Setup of the reference run:
## processor
module processor
  (
   input                        clk,
   input                        rst,
   input                        boot_done,
   output reg [11:0]            status_digits,
   output reg                   halted,
   output reg [16-1:0]  instr_ptr,
   input                        instr_valid,
   input [32-1:0]      cur_instr,
   output reg                   cache_wr_en,
   output reg [16-1:0]  cache_wr_addr,
   output reg [16-1:0]  cache_wr_data,
   input                        cache_wr_done,
   output reg                   cache_rd_en,
   output reg [16-1:0]  cache_rd_addr,
   input [16-1:0]       cache_rd_data,
   input                        cache_rd_done,
   input                        pixel_wr_done,
   output reg                   pixel_en,
   output reg [7:0]             pixel_rgb,
   output reg [7:0]             pixel_x,
   output reg [7:0]             pixel_y,
   input [16-1:0]       rnd,
   output reg                   ms_time_rst,
   input [16-1:0]       ms_time,
  ...
Size: roughly 4600 cells after synthesis, ~330 I/O pins.
clock: 8.27 ns
lec_check: 0
abc_area: 1
cap_margin: 30
cell_pad_in_sites_detail_placement: 2
core_margin: 8
core_utilization: 43
cts_cluster_size: 89
gpl_routability_driven: 1
gpl_timing_driven: 1
min_routing_layer: met1
place_density_lb_addon: 0.1
slew_margin: 20
tns_end_percent: 40
run.sh (not shown) runs the stock make flow with config.mk's settings and CLKGATE_MAP_FILE=.
The reference run: flow complete, layout not clean; failing: capacitance limit, slew limit, setup timing
#### Input delta (the trial run over the reference run)
Settings: a deleted ABC_AREA that had been 1; a deleted PLACE_DENSITY_LB_ADDON that had been 0.1; a change of CORE_MARGIN from 8 to 2; a deleted GPL_ROUTABILITY_DRIVEN that had been 1; a deleted TNS_END_PERCENT that had been 40; a deleted MIN_ROUTING_LAYER that had been met1; a change of CAP_MARGIN from 30 to 20; a change of CORE_UTILIZATION from 43 to 58; a deleted CELL_PAD_IN_SITES_DETAIL_PLACEMENT that had been 2; a deleted CTS_CLUSTER_SIZE that had been 89; an added PLACE_DENSITY of 0.6; a deleted GPL_TIMING_DRIVEN that had been 1; a change of the clock period (ns, I/O delays scaled along) from 8.27 to 7.08.
Results
The reference run had finished all stages when the layout checks came back failing, citing capacitance limit, slew limit, setup timing.
The trial run: no failed stages, no open violations at the end
Of the trial run and the reference run, it is the trial run that has the lower total met3 wirelength after detailed routing.
From the reference run to the trial run the numbers moved as follows: number of buffer and inverter instances along the worst setup path went down, final layout net count went down, total of endpoints with negative setup slack in the final report went down.

Starting RTL as in the previous note.
clock: 4.18 ns
lec_check: 0
cap_margin: 20
core_margin: 2
core_utilization: 58
place_density: 0.6
slew_margin: 20
The baseline finished but fails on negative setup slack.
==> next run, changes <==
--- a/flow/config.mk
+++ b/flow/config.mk
@@ -10 +10,2 @@
-export CORE_UTILIZATION = 58
+export CORE_UTILIZATION = 64
+export CTS_CLUSTER_SIZE = 40
==> flow/constraint.sdc (replaced) <==
create_clock -name core_clock -period 5.22 [get_ports {clk}]
set_input_delay 1.0440 -clock core_clock [delete_from_list [all_inputs] [get_ports {clk}]]
set_output_delay 1.0440 -clock core_clock [all_outputs]
set_load 0.01 [all_outputs]
Outcome:
- This time the run never finished: it broke off in global routing (5_1_grt)
- synthesized cell count stays the same
- area after synthesis stays the same
- die area came out lower by 9.2%
==> next run, changes <==
--- a/flow/config.mk
+++ b/flow/config.mk
@@ -10,2 +10 @@
-export CORE_UTILIZATION = 64
-export CTS_CLUSTER_SIZE = 40
+export CORE_UTILIZATION = 40
==> flow/constraint.sdc (replaced) <==
create_clock -name core_clock -period 7.52 [get_ports {clk}]
set_input_delay 1.5040 -clock core_clock [delete_from_list [all_inputs] [get_ports {clk}]]
set_output_delay 1.5040 -clock core_clock [all_outputs]
set_load 0.01 [all_outputs]
After rerunning: Now the flow completed without violations. Die area rose by well over a third. Area after synthesis does not change. Synthesized cell count does not change.

processor again, from the RTL that the note above started with.
clock: 4.18 ns
lec_check: 0
cap_margin: 20
core_margin: 2
core_utilization: 46
setup_slack_margin: 1.2
slew_margin: 20
The starting point produced a layout that fails on setup timing.
Edit:
--- a/flow/config.mk
+++ b/flow/config.mk
@@ -10,2 +10,2 @@
-export CORE_UTILIZATION = 46
-export SETUP_SLACK_MARGIN = 1.2
+export CORE_UTILIZATION = 44
+export PLACE_DENSITY = 0.6
==> flow/constraint.sdc (replaced) <==
create_clock -name core_clock -period 7.52 [get_ports {clk}]
set_input_delay 1.5040 -clock core_clock [delete_from_list [all_inputs] [get_ports {clk}]]
set_output_delay 1.5040 -clock core_clock [all_outputs]
set_load 0.01 [all_outputs]
Result: Now the flow finished clean; die size went up by a few percent; synthesized cell count does not change; utilization went down by 12 points; routed wire length went down by a few percent; power went down by well over a third; non-clock buffer count went down by 634; clock power went down by well over a third; worst setup slack is better by 1.4 ns.
Edit:
--- a/flow/config.mk
+++ b/flow/config.mk
@@ -8,0 +9 @@
+export CORE_ASPECT_RATIO = 0.76
@@ -10,2 +11,5 @@
-export CORE_UTILIZATION = 44
-export PLACE_DENSITY = 0.6
+export CORE_UTILIZATION = 60
+export CTS_CLUSTER_SIZE = 55
+export MAX_ROUTING_LAYER = met4
+export PLACE_DENSITY_LB_ADDON = 0.03
+export SETUP_SLACK_MARGIN = 1.64
==> flow/constraint.sdc (replaced) <==
create_clock -name core_clock -period 7.6 [get_ports {clk}]
set_input_delay 1.5200 -clock core_clock [delete_from_list [all_inputs] [get_ports {clk}]]
set_output_delay 1.5200 -clock core_clock [all_outputs]
set_load 0.01 [all_outputs]
Effect: Design area came out lower by 1.0%; clock skew came out lower by 0.0048 ns; critical path depth came out higher by 1; wire length came out higher by 1.8%; die area came out lower by 26%; core utilization came out higher by 20 points.
Edit:
==> flow/config.mk (replaced) <==
export PLATFORM = sky130hd
export DESIGN_NAME = processor
export DESIGN_NICKNAME = processor
export VERILOG_FILES = /design/flow/design.v
export SDC_FILE = /design/flow/constraint.sdc
export NUM_CORES = 4
export LEC_CHECK = 0
export ABC_AREA = 1
export CAP_MARGIN = 10
export CORE_MARGIN = 4
export CORE_UTILIZATION = 40
export CTS_CLUSTER_SIZE = 18
export GPL_ROUTABILITY_DRIVEN = 1
export HOLD_SLACK_MARGIN = -0.09
export PLACE_DENSITY_LB_ADDON = 0.04
export SETUP_SLACK_MARGIN = -0.3
export SLEW_MARGIN = 0
export TNS_END_PERCENT = 75
==> flow/constraint.sdc (replaced) <==
create_clock -name core_clock -period 8.86 [get_ports {clk}]
set_input_delay 1.7720 -clock core_clock [delete_from_list [all_inputs] [get_ports {clk}]]
set_output_delay 1.7720 -clock core_clock [all_outputs]
set_load 0.01 [all_outputs]
The changed run completed without violations.
Worst setup slack improved by 0.075 ns.
Worst hold slack degrades by 0.0054 ns.
Global-route usage is lower by 19 points.
Clock power falls by a little under a tenth.
Cell area is higher slightly.
Final cell count rises by well over a third.
Clock skew grows by 0.0083 ns.
Die size is higher by well over a third.
Synthesized cell count rose by well over a third.
Edit:
==> flow/config.mk (replaced) <==
export PLATFORM = sky130hd
export DESIGN_NAME = processor
export DESIGN_NICKNAME = processor
export VERILOG_FILES = /design/flow/design.v
export SDC_FILE = /design/flow/constraint.sdc
export NUM_CORES = 4
export LEC_CHECK = 0
export ABC_AREA = 1
export CAP_MARGIN = 20
export CORE_MARGIN = 2
export CORE_UTILIZATION = 65
export CTS_CLUSTER_DIAMETER = 293
export MAX_ROUTING_LAYER = met4
export PLACE_DENSITY = 0.6
export SLEW_MARGIN = 0
export TNS_END_PERCENT = 5
==> flow/constraint.sdc (replaced) <==
create_clock -name core_clock -period 7.08 [get_ports {clk}]
set_input_delay 1.4160 -clock core_clock [delete_from_list [all_inputs] [get_ports {clk}]]
set_output_delay 1.4160 -clock core_clock [all_outputs]
set_load 0.01 [all_outputs]
Routed wire length goes down by a few percent.
Die size came out lower by well over a third.
Sequential cell count stays the same.
Power is estimated from default activity; no workload was simulated.
